Design mac_unit, start of the top module:
module mac_unit(input clk,en,clr,
                input [15:0]a,b,
                output [39:0]c);
clock: 7.58 ns
lec_check: 0
abc_area: 0
cap_margin: 25
cell_pad_in_sites_detail_placement: 0
cell_pad_in_sites_global_placement: 1
core_margin: 7
core_utilization: 47
cts_cluster_diameter: 98
cts_cluster_size: 34
gpl_routability_driven: 0
gpl_timing_driven: 0
max_routing_layer: met4
place_density_lb_addon: 0.05
setup_slack_margin: -0.46
slew_margin: 20
tns_end_percent: 5
run.sh (not shown) runs the stock make flow with config.mk's settings and CLKGATE_MAP_FILE=.
The baseline produced a layout that fails on setup timing.
Then changed:
ABC_AREA = 1   (was 0)
CAP_MARGIN = 5   (was 25)
CELL_PAD_IN_SITES_GLOBAL_PLACEMENT = 0   (was 1)
CORE_MARGIN = 2   (was 7)
CORE_UTILIZATION = 72   (was 47)
CTS_CLUSTER_DIAMETER = default   (was 98)
GPL_TIMING_DRIVEN = default   (was 0)
PLACE_DENSITY = 0.63   (was default)
PLACE_DENSITY_LB_ADDON = default   (was 0.05)
SLEW_MARGIN = 30   (was 20)
TNS_END_PERCENT = default   (was 5)
clock period = 11.3 ns   (was 7.58 ns; I/O delays follow)
Outcome:
- The new run finished but failed the layout checks on setup timing
- critical path depth rose by 2
- setup slack improves by 3900 ps
- routed wire length rose by 36%
- clock-buffer cell count is unchanged
- global-route usage rose by 20 points
- worst hold slack degrades by 11 ps
- sequential share of layout area fell by 1.8 points
- register-to-register slack improves by 3900 ps
Then changed:
CTS_CLUSTER_DIAMETER = 77   (was default)
SETUP_SLACK_MARGIN = 2.39   (was -0.46)
clock period = 9.27 ns   (was 11.3 ns; I/O delays follow)
Outcome:
- The new run finished with setup timing left
- die size is unchanged
- worst setup slack loses 2600 ps
Then changed:
CAP_MARGIN = 25   (was 5)
CTS_CLUSTER_DIAMETER = 97   (was 77)
SETUP_SLACK_MARGIN = -0.46   (was 2.39)
SLEW_MARGIN = 20   (was 30)
clock period = 12.3 ns   (was 9.27 ns; I/O delays follow)
Outcome:
- The changed run finished with setup timing left
- flip-flop count is unchanged
- routed wire length came out lower by about 14%
- non-clock buffer count came out lower by 30
- core utilization came out lower by 5.4 points
- worst setup slack gets better by 3500 ps
- global-route usage came out lower by 2.5 points
- clock-buffer cell count stays the same
- fmax came out higher by about 3.5%
- register-to-register slack gets better by 3500 ps
- area after synthesis is unchanged

========
mac_unit again, from the RTL that the note above started with.
Settings: LEC_CHECK=0, ABC_AREA=1, CAP_MARGIN=25, CELL_PAD_IN_SITES_DETAIL_PLACEMENT=0, CELL_PAD_IN_SITES_GLOBAL_PLACEMENT=0, CORE_MARGIN=2, CORE_UTILIZATION=61, CTS_CLUSTER_SIZE=34, GPL_ROUTABILITY_DRIVEN=0, MAX_ROUTING_LAYER=met4, PLACE_DENSITY=0.63, SETUP_SLACK_MARGIN=-0.46, SLEW_MARGIN=20; clock period 11.3 ns.
The starting point finished with setup timing left.
Then changed:
--- a/flow/config.mk
+++ b/flow/config.mk
@@ -10,5 +10,5 @@
 export CELL_PAD_IN_SITES_DETAIL_PLACEMENT = 0
-export CELL_PAD_IN_SITES_GLOBAL_PLACEMENT = 0
-export CORE_MARGIN = 2
-export CORE_UTILIZATION = 61
+export CELL_PAD_IN_SITES_GLOBAL_PLACEMENT = 1
+export CORE_MARGIN = 4
+export CORE_UTILIZATION = 70
 export CTS_CLUSTER_SIZE = 34
==> flow/constraint.sdc (replaced) <==
create_clock -name core_clock -period 7.58 [get_ports {clk}]
set_input_delay 1.5160 -clock core_clock [delete_from_list [all_inputs] [get_ports {clk}]]
set_output_delay 1.5160 -clock core_clock [all_outputs]
set_load 0.01 [all_outputs]
The new run aborted during 3_1_place_gp_skip_io (GPL-0301).
Synthesized cell count stays the same.
Die area fell by 8.2%.
Area after synthesis stays the same.
Then changed:
==> flow/config.mk (replaced) <==
export PLATFORM = sky130hd
export DESIGN_NAME = mac_unit
export DESIGN_NICKNAME = mac_unit
export VERILOG_FILES = /design/flow/design.v
export SDC_FILE = /design/flow/constraint.sdc
export NUM_CORES = 4
export LEC_CHECK = 0
export ABC_AREA = 1
export CAP_MARGIN = 20
export CORE_MARGIN = 2
export CORE_UTILIZATION = 70
export SETUP_SLACK_MARGIN = 1.8
export SLEW_MARGIN = 20
==> flow/constraint.sdc (replaced) <==
create_clock -name core_clock -period 13.9 [get_ports {clk}]
set_input_delay 2.7800 -clock core_clock [delete_from_list [all_inputs] [get_ports {clk}]]
set_output_delay 2.7800 -clock core_clock [all_outputs]
set_load 0.01 [all_outputs]
Result: With this change the flow finished clean. Die size falls by about 5%. Synthesized area does not change. Synthesized cell count stays the same.

========
## job 5434
mac_unit again, from the RTL that the note above started with.
export LEC_CHECK = 0
export CAP_MARGIN = 35
export CORE_ASPECT_RATIO = 0.93
export CORE_MARGIN = 8
export CORE_UTILIZATION = 61
export CTS_CLUSTER_DIAMETER = 310
export CTS_CLUSTER_SIZE = 98
export PLACE_DENSITY = 0.41
export SLEW_MARGIN = 20
export TNS_END_PERCENT = 5
create_clock -name core_clock -period 13.5 [get_ports {clk}]
Setup changes, job 5434 to job 5677
# job 5434
export LEC_CHECK = 0
export CAP_MARGIN = 35
export CORE_ASPECT_RATIO = 0.93
export CORE_MARGIN = 8
export CORE_UTILIZATION = 61
export CTS_CLUSTER_DIAMETER = 310
export CTS_CLUSTER_SIZE = 98
export PLACE_DENSITY = 0.41
export SLEW_MARGIN = 20
export TNS_END_PERCENT = 5
create_clock -name core_clock -period 13.5 [get_ports {clk}]
# job 5677
export LEC_CHECK = 0
export CAP_MARGIN = 20
export CORE_MARGIN = 2
export CORE_UTILIZATION = 40
export SLEW_MARGIN = 20
create_clock -name core_clock -period 13.5 [get_ports {clk}]
### Flow results
| path length in cells of the critical path | lower: job 5677 |. Compared with job 5434, in job 5677 simple-gate portion of the synthesized area level; final design instance area without fill saw an increase; sequential share of layout area fell by 0.43 points; number of optimization iterations in the first detailed-route pass -2.
## Diff of input files: job 6932 against job 5677
# job 5677
export LEC_CHECK = 0
export CAP_MARGIN = 20
export CORE_MARGIN = 2
export CORE_UTILIZATION = 40
export SLEW_MARGIN = 20
create_clock -name core_clock -period 13.5 [get_ports {clk}]
# job 6932
export LEC_CHECK = 0
export CAP_MARGIN = 20
export CELL_PAD_IN_SITES_DETAIL_PLACEMENT = 2
export CELL_PAD_IN_SITES_GLOBAL_PLACEMENT = 1
export CORE_MARGIN = 6
export CORE_UTILIZATION = 45
export CTS_CLUSTER_SIZE = 41
export GPL_ROUTABILITY_DRIVEN = 0
export GPL_TIMING_DRIVEN = 1
export HOLD_SLACK_MARGIN = 0.23
export PLACE_DENSITY_LB_ADDON = 0.16
export SLEW_MARGIN = 35
create_clock -name core_clock -period 13.5 [get_ports {clk}]
### Flow results
| job 6932 | all stages done | FAIL | setup timing |. Cmp job 5677 and job 6932 / placed standard-cell area / higher: job 5677. The run showing the greater starting utilization of the core area is job 6932. [compare] base=job 5677 new=job 6932: wire length of the first global-routing pass higher; area share of fa/ha/maj cells after synthesis ~0 delta. [compare] base=job 5677 new=job 6932: final cell count without fillers now sits lower, die size now sits lower, number of filler instances in the final layout now sits lower, design area now sits higher.
Input changes introduced in job 1226 (baseline for comparison: job 6932):
# job 6932
export LEC_CHECK = 0
export CAP_MARGIN = 20
export CELL_PAD_IN_SITES_DETAIL_PLACEMENT = 2
export CELL_PAD_IN_SITES_GLOBAL_PLACEMENT = 1
export CORE_MARGIN = 6
export CORE_UTILIZATION = 45
export CTS_CLUSTER_SIZE = 41
export GPL_ROUTABILITY_DRIVEN = 0
export GPL_TIMING_DRIVEN = 1
export HOLD_SLACK_MARGIN = 0.23
export PLACE_DENSITY_LB_ADDON = 0.16
export SLEW_MARGIN = 35
create_clock -name core_clock -period 13.5 [get_ports {clk}]
# job 1226
export LEC_CHECK = 0
export CAP_MARGIN = 20
export CELL_PAD_IN_SITES_GLOBAL_PLACEMENT = 1
export CORE_MARGIN = 2
export CORE_UTILIZATION = 40
export HOLD_SLACK_MARGIN = 0.23
export PLACE_DENSITY_LB_ADDON = 0.16
export SLEW_MARGIN = 20
create_clock -name core_clock -period 13.5 [get_ports {clk}]
--- outcome ---
- Job 1226 went all the way through synthesis, placement and routing and the layout is clean on timing, DRC and antenna.
- Taking job 6932 as the reference, in job 1226 worst stage delay on the critical path -0.07 ns; number of search-and-repair iterations in the first detailed-routing pass -2; final wirelength -about 50%; setup slack +0.86 ns.
- Job 1226: number of antenna repair diodes is 3 higher than what job 6932 reported.
The inputs of job 5716 differ from those of job 1226 as listed below.
# job 1226
export LEC_CHECK = 0
export CAP_MARGIN = 20
export CELL_PAD_IN_SITES_GLOBAL_PLACEMENT = 1
export CORE_MARGIN = 2
export CORE_UTILIZATION = 40
export HOLD_SLACK_MARGIN = 0.23
export PLACE_DENSITY_LB_ADDON = 0.16
export SLEW_MARGIN = 20
create_clock -name core_clock -period 13.5 [get_ports {clk}]
# job 5716
export LEC_CHECK = 0
export CAP_MARGIN = 20
export CORE_MARGIN = 2
export CORE_UTILIZATION = 37
export SLEW_MARGIN = 20
create_clock -name core_clock -period 13.5 [get_ports {clk}]
### Flow results
- Job 5716 reached the end of the flow, and the finished layout is clean on the timing, design-rule and antenna checks.
- The clock tree cell share of total cell area in job 5716 sits 0.24 points above the value recorded for job 1226.
- As far as biggest cell delay along the critical path is concerned, job 1226 and job 5716 perform about the same.
- Against job 1226, job 5716 comes in 120 higher on via count.
- Taking job 1226 as the reference, in job 5716 total detailed-routing wirelength shrank by 360 microns, critical-path maximum fanout now sits higher.
Modified inputs, job 9695 compared to job 5716
# job 5716
export LEC_CHECK = 0
export CAP_MARGIN = 20
export CORE_MARGIN = 2
export CORE_UTILIZATION = 37
export SLEW_MARGIN = 20
create_clock -name core_clock -period 13.5 [get_ports {clk}]
# job 9695
export LEC_CHECK = 0
export CAP_MARGIN = 5
export CORE_ASPECT_RATIO = 1.05
export CORE_MARGIN = 2
export CORE_UTILIZATION = 44
export CTS_CLUSTER_SIZE = 98
export GPL_ROUTABILITY_DRIVEN = 1
export GPL_TIMING_DRIVEN = 0
export SLEW_MARGIN = 40
create_clock -name core_clock -period 13.5 [get_ports {clk}]
Notes after the runs:
Of job 9695 and job 5716, it is job 9695 that has the higher final critical-path share of the clock period. Global routing met1 resource utilization, job 9695 and job 5716: lower on job 5716. Relative to job 5716, the pin count of the biggest net entering global routing of job 9695 is lower by 28. The clock buffer instance count of the final layout reported for job 9695 is greater than that of job 5716 by 2. Job 9695 and job 5716 ended up with roughly the same clock network area share. Compared with job 5716, in job 9695 total routed wirelength shrank by about 0.4%, die width moved down.

========
## build 9
mac_unit again, from the RTL that the note above started with.
==> flow/config.mk <==
export PLATFORM = sky130hd
export DESIGN_NAME = mac_unit
export DESIGN_NICKNAME = mac_unit
export VERILOG_FILES = /design/flow/design.v
export SDC_FILE = /design/flow/constraint.sdc
export NUM_CORES = 4
export LEC_CHECK = 0
export ABC_AREA = 1
export CAP_MARGIN = 20
export CORE_ASPECT_RATIO = 0.95
export CORE_MARGIN = 2
export CORE_UTILIZATION = 72
export CTS_CLUSTER_DIAMETER = 218
export CTS_CLUSTER_SIZE = 79
export GPL_ROUTABILITY_DRIVEN = 0
export HOLD_SLACK_MARGIN = 0.29
export PLACE_DENSITY_LB_ADDON = 0.08
export SETUP_SLACK_MARGIN = 1.83
export SLEW_MARGIN = 40
==> flow/constraint.sdc <==
create_clock -name core_clock -period 11.7 [get_ports {clk}]
set_input_delay 2.3400 -clock core_clock [delete_from_list [all_inputs] [get_ports {clk}]]
set_output_delay 2.3400 -clock core_clock [all_outputs]
set_load 0.01 [all_outputs]
Although build 9 finished all stages, its layout failed final checks on setup timing.
The inputs of build 48 differ from those of build 9 as listed below.
Settings: clearing SETUP_SLACK_MARGIN, which used to be 1.83; clearing GPL_ROUTABILITY_DRIVEN, which used to be 0; clearing ABC_AREA, which used to be 1; clearing CTS_CLUSTER_SIZE, which used to be 79; swapping 40 for 20 in SLEW_MARGIN; clearing PLACE_DENSITY_LB_ADDON, which used to be 0.08; clearing HOLD_SLACK_MARGIN, which used to be 0.29; clearing CTS_CLUSTER_DIAMETER, which used to be 218; clearing CORE_ASPECT_RATIO, which used to be 0.95; swapping 72 for 40 in CORE_UTILIZATION; swapping 11.7 for 9.88 in the clock period (ns, I/O delays scaled along).
### Flow results
- None of the runs build 9 and build 48 ends with a clean layout.
- The layout from build 48, despite a flow that completed every stage, fails the layout checks, with the failing checks listed as setup timing.
- In build 9 the implementation ran to completion but is not tape-out ready, as the final checks report setup timing.
- Utilization of the core after routing was higher in the run labelled build 9.
- Between build 9 and build 48, the flow reports final area decreasing by a few percent.
- Final cell count without fillers delta for build 48 relative to build 9: 401 lower
- | global-route usage | lower: build 48 |
- Between build 9 and build 48, the synthesized instance count is higher for build 9.
- Of build 48 and build 9, it is build 48 that has the higher growth of design area from synthesis to finish.
- Diff build 9 -> build 48 | post-layout minimum cycle time | decrease of 0.47 ns
- Note that the non-clock buffer instance count of the final layout recorded for build 48 amounts to 1.4 times the value seen in build 9.
- Changes observed in build 48 relative to build 9: chip area line of the yosys report shrank by 9.4%.
Setup changes, build 48 to build 97
Settings: CORE_UTILIZATION: 40 -> 65; SETUP_SLACK_MARGIN: unset -> 0.15; CTS_CLUSTER_SIZE: unset -> 86; the clock period (ns, I/O delays scaled along): 9.88 -> 9.96.
[summary]
Between build 48 and build 97, worst-margin pin slew increased.
Sequential portion of the cell area across build 97 and build 48: no real change.
Any difference in biggest cell delay along the critical path between build 48 and build 97 is small enough to ignore.
Build 97: all stages done; final checks FAILED (setup timing).
Taking build 48 as the reference, in build 97 critical path depth saw an increase; area growth from synthesis to layout decreased 0.92 points; sum of routed wire length over all layers picked up an extra about 8%; post-route fraction of the period consumed by the critical path now sits lower.
Of build 97 and build 48, the run reporting the lower design area was build 97.
For build 79, these inputs were changed with respect to build 97:
Settings: SETUP_SLACK_MARGIN now 1.23, was 0.15; MAX_ROUTING_LAYER now met4, previously not set; CORE_UTILIZATION now 68, was 65; TNS_END_PERCENT now 40, previously not set; CAP_MARGIN now 5, was 20; CTS_CLUSTER_DIAMETER now 29, previously not set.
Findings:
- Nothing crashed in build 79 and all stages finished; the problem is that the final layout failed, the offending checks being setup timing.
- Compared to build 97, build 79 has time the final worst path needs with I/O delays and setup 0.043 ns higher.
- Routed length per placed instance was higher in the run labelled build 97.
- On latest clock arrival within the worst-skew pair, build 97 and build 79 are neck and neck.
Relative to build 79, the following input files were edited for build 42:
Settings: TNS_END_PERCENT: 40 -> unset; HOLD_SLACK_MARGIN: unset -> -0.08.
Findings:
Diff build 79..build 42 | overall chip area | unchanged
Critical path depth of build 42 falls short of that of build 79 by a few percent.
From the logs: build 42 reached the end of the flow and failed the layout checks with setup timing.
Summary of build 42 over build 79: setup slack picked up an extra 0.15 ns; final wirelength picked up an extra about 4.6%; HPWL reported at the end of detailed placement picked up an extra 2.7%; area share of buffers outside the clock network picked up an extra 0.29 points.
Build 79 was smaller in final cell area than build 42.
Compared to build 79, build 42 has non-clock buffer count 2 higher.

========
Setup of job 3257:
Starting RTL as in the previous note.
## mac_unit
module mac_unit(input clk,en,clr,
                input [15:0]a,b,
                output [39:0]c);
make LEC_CHECK=0 CAP_MARGIN=20 CORE_MARGIN=2 CORE_UTILIZATION=41 GPL_ROUTABILITY_DRIVEN=0 MAX_ROUTING_LAYER=met4 PLACE_DENSITY_LB_ADDON=0.11 SETUP_SLACK_MARGIN=2.69 SLEW_MARGIN=20 finish   # period 18.0 ns
Setup changes, job 3257 to job 6667
# job 3257
export LEC_CHECK = 0
export CAP_MARGIN = 20
export CORE_MARGIN = 2
export CORE_UTILIZATION = 41
export GPL_ROUTABILITY_DRIVEN = 0
export MAX_ROUTING_LAYER = met4
export PLACE_DENSITY_LB_ADDON = 0.11
export SETUP_SLACK_MARGIN = 2.69
export SLEW_MARGIN = 20
create_clock -name core_clock -period 18.0 [get_ports {clk}]
# job 6667
export LEC_CHECK = 0
export ABC_AREA = 1
export CAP_MARGIN = 20
export CORE_MARGIN = 2
export CORE_UTILIZATION = 68
export CTS_CLUSTER_DIAMETER = 218
export SLEW_MARGIN = 20
create_clock -name core_clock -period 11.7 [get_ports {clk}]
--- outcome ---
Summary of job 6667 over job 3257: final cell area excluding filler cells up 14%, area of the core lost about 33%, transition time of the tightest slew-check pin decreased 0.14 ns, least setup slack across all paths after layout shrank by 5.33 ns.
Lower share of the core filled with cells in the final layout among job 6667 and job 3257: job 3257
Layout checks on job 6667: not met. Flow itself completed; violations: negative setup slack.
Higher signed area change from the synthesized netlist to the final layout was reported by job 6667, not job 3257.
Input-level comparison between job 4684 and job 6667:
# job 6667
export LEC_CHECK = 0
export ABC_AREA = 1
export CAP_MARGIN = 20
export CORE_MARGIN = 2
export CORE_UTILIZATION = 68
export CTS_CLUSTER_DIAMETER = 218
export SLEW_MARGIN = 20
create_clock -name core_clock -period 11.7 [get_ports {clk}]
# job 4684
export LEC_CHECK = 0
export ABC_AREA = 1
export CAP_MARGIN = 20
export CORE_MARGIN = 2
export CORE_UTILIZATION = 72
export CTS_CLUSTER_SIZE = 98
export SLEW_MARGIN = 20
create_clock -name core_clock -period 6.57 [get_ports {clk}]
## What came out
STATUS run=job 4684 STAGES=ALL_DONE FINAL_CHECKS=FAILED CAUSE=negative setup slack. Completing all stages was not enough for job 6667: its layout failed the final checks because of negative setup slack. [compare] base=job 6667 new=job 4684: utilization picked up an extra 8.8 points, total detailed-routing wirelength picked up an extra 4.9 mm, total number of vias picked up an extra about 6.4%. Layout overhead on the synthesized area (job 4684 over job 6667): increase, 4.7 points. In the tables for job 4684 and job 6667, total track usage reads lower with job 6667. Changes observed in job 4684 relative to job 6667: number of cell rows dropped 2. Compared job 4684 vs job 6667, and met1 usage in global routing is up in job 4684.
